==> inputs of branch nickel <==
==> flow/design.v <==
`timescale 1 ns / 1 ps
module ame_sobel_filter #(
    parameter LINE_DATA_BITS = 7,
    parameter COMP_DATA_BITS = 8
) (
    input logic clk_i,
    input logic rst_n_i,
    input  logic comp_init_i,
    output logic comp_done_o,
    input logic [5:0] [LINE_DATA_BITS-1:0] line_data_i,
    output logic [3:0] [3:0] [COMP_DATA_BITS-1:0] comp_data_o
);
typedef enum logic [2:0] {
    IDLE   = 3'b000,
    COMP_1 = 3'b001,
    COMP_2 = 3'b010,
    COMP_3 = 3'b011,
    COMP_4 = 3'b100,
    COMP_5 = 3'b101,
    COMP_6 = 3'b110
} state_t;
state_t ctl_sta;
logic [5:0] [1:0] [COMP_DATA_BITS-1:0] line_data;
logic [3:0] [3:0] [COMP_DATA_BITS-1:0] comp_data;
typedef enum logic {
    DATA_1 = 1'b0,
    DATA_2 = 1'b1
} comp_data_t;
generate
    for (genvar i = 0; i < 6; i++) begin: comp_block
        assign line_data[i][DATA_1] = line_data_i[i];
        assign line_data[i][DATA_2] = line_data_i[i] << 1;
    end
endgenerate
logic comp_done;
assign comp_done_o = comp_done;
assign comp_data_o = comp_data;
always_ff @(posedge clk_i or negedge rst_n_i)
begin
    if (!rst_n_i) begin
        ctl_sta <= IDLE;
        comp_done <= 'b0;
        comp_data <= 'b0;
    end else begin
        case (ctl_sta)
            IDLE:
                ctl_sta <= comp_init_i ? COMP_1 : ctl_sta;
            COMP_1:
                ctl_sta <= COMP_2;
            COMP_2:
                ctl_sta <= COMP_3;
            COMP_3:
                ctl_sta <= COMP_4;
            COMP_4:
                ctl_sta <= COMP_5;
            COMP_5:
                ctl_sta <= COMP_6;
            COMP_6:
                ctl_sta <= comp_init_i ? COMP_1 : IDLE;
            default:
                ctl_sta <= IDLE;
        endcase
        comp_done <= (ctl_sta == COMP_6);
        case (ctl_sta)
            IDLE:
                comp_data <= 'b0;
            COMP_1: begin
                comp_data[0][0] <= - line_data[0][DATA_1] - line_data[1][DATA_2] - line_data[2][DATA_1];
                comp_data[1][0] <= - line_data[1][DATA_1] - line_data[2][DATA_2] - line_data[3][DATA_1];
                comp_data[2][0] <= - line_data[2][DATA_1] - line_data[3][DATA_2] - line_data[4][DATA_1];
                comp_data[3][0] <= - line_data[3][DATA_1] - line_data[4][DATA_2] - line_data[5][DATA_1];
            end
            COMP_2: begin
                comp_data[0][1] <= - line_data[0][DATA_1] - line_data[1][DATA_2] - line_data[2][DATA_1];
                comp_data[1][1] <= - line_data[1][DATA_1] - line_data[2][DATA_2] - line_data[3][DATA_1];
                comp_data[2][1] <= - line_data[2][DATA_1] - line_data[3][DATA_2] - line_data[4][DATA_1];
                comp_data[3][1] <= - line_data[3][DATA_1] - line_data[4][DATA_2] - line_data[5][DATA_1];
            end
            COMP_3: begin
                comp_data[0][0] <= comp_data[0][0] + line_data[0][DATA_1] + line_data[1][DATA_2] + line_data[2][DATA_1];
                comp_data[1][0] <= comp_data[1][0] + line_data[1][DATA_1] + line_data[2][DATA_2] + line_data[3][DATA_1];
                comp_data[2][0] <= comp_data[2][0] + line_data[2][DATA_1] + line_data[3][DATA_2] + line_data[4][DATA_1];
                comp_data[3][0] <= comp_data[3][0] + line_data[3][DATA_1] + line_data[4][DATA_2] + line_data[5][DATA_1];
                comp_data[0][2] <= - line_data[0][DATA_1] - line_data[1][DATA_2] - line_data[2][DATA_1];
                comp_data[1][2] <= - line_data[1][DATA_1] - line_data[2][DATA_2] - line_data[3][DATA_1];
                comp_data[2][2] <= - line_data[2][DATA_1] - line_data[3][DATA_2] - line_data[4][DATA_1];
                comp_data[3][2] <= - line_data[3][DATA_1] - line_data[4][DATA_2] - line_data[5][DATA_1];
            end
            COMP_4: begin
                comp_data[0][1] <= comp_data[0][1] + line_data[0][DATA_1] + line_data[1][DATA_2] + line_data[2][DATA_1];
                comp_data[1][1] <= comp_data[1][1] + line_data[1][DATA_1] + line_data[2][DATA_2] + line_data[3][DATA_1];
                comp_data[2][1] <= comp_data[2][1] + line_data[2][DATA_1] + line_data[3][DATA_2] + line_data[4][DATA_1];
                comp_data[3][1] <= comp_data[3][1] + line_data[3][DATA_1] + line_data[4][DATA_2] + line_data[5][DATA_1];
                comp_data[0][3] <= - line_data[0][DATA_1] - line_data[1][DATA_2] - line_data[2][DATA_1];
                comp_data[1][3] <= - line_data[1][DATA_1] - line_data[2][DATA_2] - line_data[3][DATA_1];
                comp_data[2][3] <= - line_data[2][DATA_1] - line_data[3][DATA_2] - line_data[4][DATA_1];
                comp_data[3][3] <= - line_data[3][DATA_1] - line_data[4][DATA_2] - line_data[5][DATA_1];
            end
            COMP_5: begin
                comp_data[0][2] <= comp_data[0][2] + line_data[0][DATA_1] + line_data[1][DATA_2] + line_data[2][DATA_1];
                comp_data[1][2] <= comp_data[1][2] + line_data[1][DATA_1] + line_data[2][DATA_2] + line_data[3][DATA_1];
                comp_data[2][2] <= comp_data[2][2] + line_data[2][DATA_1] + line_data[3][DATA_2] + line_data[4][DATA_1];
                comp_data[3][2] <= comp_data[3][2] + line_data[3][DATA_1] + line_data[4][DATA_2] + line_data[5][DATA_1];
            end
            COMP_6: begin
                comp_data[0][3] <= comp_data[0][3] + line_data[0][DATA_1] + line_data[1][DATA_2] + line_data[2][DATA_1];
                comp_data[1][3] <= comp_data[1][3] + line_data[1][DATA_1] + line_data[2][DATA_2] + line_data[3][DATA_1];
                comp_data[2][3] <= comp_data[2][3] + line_data[2][DATA_1] + line_data[3][DATA_2] + line_data[4][DATA_1];
                comp_data[3][3] <= comp_data[3][3] + line_data[3][DATA_1] + line_data[4][DATA_2] + line_data[5][DATA_1];
            end
            default:
                comp_data <= 'b0;
        endcase
    end
end
endmodule
==> flow/run.sh <==
#!/bin/bash
# the make line also repeats each setting of config.mk as NAME=value (left out here)
make -C /OpenROAD-flow-scripts/flow DESIGN_CONFIG=/design/flow/config.mk WORK_HOME=/design/flow/orfs CLKGATE_MAP_FILE= finish
==> flow/config.mk <==
export PLATFORM = sky130hd
export DESIGN_NAME = ame_sobel_filter
export DESIGN_NICKNAME = ame_sobel_filter
export VERILOG_FILES = /design/flow/design.v
export SDC_FILE = /design/flow/constraint.sdc
export NUM_CORES = 4
export LEC_CHECK = 0
export ABC_AREA = 1
export CAP_MARGIN = 20
export CORE_MARGIN = 2
export CORE_UTILIZATION = 72
export CTS_CLUSTER_DIAMETER = 374
export CTS_CLUSTER_SIZE = 95
export PLACE_DENSITY = 0.89
export SETUP_SLACK_MARGIN = 0.14
export SLEW_MARGIN = 20
export TNS_END_PERCENT = 5
==> flow/constraint.sdc <==
create_clock -name core_clock -period 1.53 [get_ports {clk_i}]
set_input_delay 0.3060 -clock core_clock [delete_from_list [all_inputs] [get_ports {clk_i}]]
set_output_delay 0.3060 -clock core_clock [all_outputs]
set_load 0.01 [all_outputs]
==> branch onyx (differences from branch nickel) <==
==> flow/config.mk (replaced) <==
export PLATFORM = sky130hd
export DESIGN_NAME = ame_sobel_filter
export DESIGN_NICKNAME = ame_sobel_filter
export VERILOG_FILES = /design/flow/design.v
export SDC_FILE = /design/flow/constraint.sdc
export NUM_CORES = 4
export LEC_CHECK = 0
export CAP_MARGIN = 40
export CORE_MARGIN = 2
export CORE_UTILIZATION = 70
export CTS_CLUSTER_DIAMETER = 49
export CTS_CLUSTER_SIZE = 32
export SLEW_MARGIN = 20
==> flow/constraint.sdc (replaced) <==
create_clock -name core_clock -period 3.67 [get_ports {clk_i}]
set_input_delay 0.7340 -clock core_clock [delete_from_list [all_inputs] [get_ports {clk_i}]]
set_output_delay 0.7340 -clock core_clock [all_outputs]
set_load 0.01 [all_outputs]
==> results.cfg <==
; implementation run metrics
[logic_synthesis]
synthSimpleGateAreaFrac_pct = 27.1
compound_area_share_pct = 7.90
synthXorXnorAreaFrac_pct = 0.754
yosys_area_um2 = 15600
synth-adder-area-share_pct = 31.2
synth.top_cells.by_count = 682 x nand2_1, 389 x inv_1, 158 x fa_1
postSynthNetCount = 2474
top_cell = nand2_1
top_area_share_pct = 21.7
avgSynthCellArea_um2 = 7.30

[die]
rows = 53
fp-utilization_pct = 73.7

[placement]
globalplace.congestion = 1.00

[outcome]
stop_error = [ERROR DPL-0038] Utilization greater than 100%, impossible to legalize
status = did not finish
lastStage = 4_1_cts
the above is filed under branch nickel

==> results.cfg <==
; yosys + openroad results
[logic_synthesis]
top_area_share_pct = 23.8
postSynthNetCount = 1811
synthSimpleGateAreaFrac_pct = 6.27
synth.top_cells.by_count = 242 x inv_1, 158 x fa_1, 152 x a21oi_1
compound_area_share_pct = 20.9
synth-adder-area-share_pct = 34.2

[outcome]
status = failed layout checks
so.violations = negative setup slack

[final_timing]
setup_viol = 35
setup_slack_ns = -0.664

[die]
rows = 52
the above is filed under branch onyx


========
==> inputs of run K <==
Starts from the design.v that is shown in full above.
clock: 2.4 ns
lec_check: 0
abc_area: 1
cap_margin: 20
cell_pad_in_sites_detail_placement: 2
core_aspect_ratio: 1.09
core_margin: 2
core_utilization: 40
cts_cluster_size: 68
gpl_routability_driven: 0
gpl_timing_driven: 1
hold_slack_margin: -0.01
slew_margin: 10
run.sh (not shown) runs the stock make flow with config.mk's settings and CLKGATE_MAP_FILE=.
==> run A: changes against run K <==
ABC_AREA = not set   (was 1)
CELL_PAD_IN_SITES_DETAIL_PLACEMENT = not set   (was 2)
CORE_ASPECT_RATIO = 0.5   (was 1.09)
CTS_CLUSTER_DIAMETER = 216   (was not set)
CTS_CLUSTER_SIZE = 93   (was 68)
GPL_ROUTABILITY_DRIVEN = not set   (was 0)
GPL_TIMING_DRIVEN = not set   (was 1)
HOLD_SLACK_MARGIN = not set   (was -0.01)
SLEW_MARGIN = 20   (was 10)
TNS_END_PERCENT = 5   (was not set)
==> flow/constraint.sdc (replaced) <==
create_clock -name core_clock -period 5.0 [get_ports {clk_i}]
set_input_delay 1.0000 -clock core_clock [delete_from_list [all_inputs] [get_ports {clk_i}]]
set_output_delay 1.0000 -clock core_clock [all_outputs]
set_load 0.01 [all_outputs]
==> results_dict.tcl <==
# implementation run metrics
set metrics [dict create \
    status "stopped before the end" \
    haltStage "3_5_place_dp" \
    error_line "[ERROR DPL-0033] detailed placement checks failed during check placement." \
    die_y_um 210.1 \
]
The numbers above come from run K.

==> results_dict.tcl <==
# collected from the flow reports
set metrics [dict create \
    status "timing/DRC/antenna clean" \
    tapcell.inserted 475 \
    die_w_um 270.6 \
    die_y_um 137.3 \
    cts_made_buffers 17 \
    slowest_stage "clkdlybuf4s50_1" \
]
The numbers above come from run A.

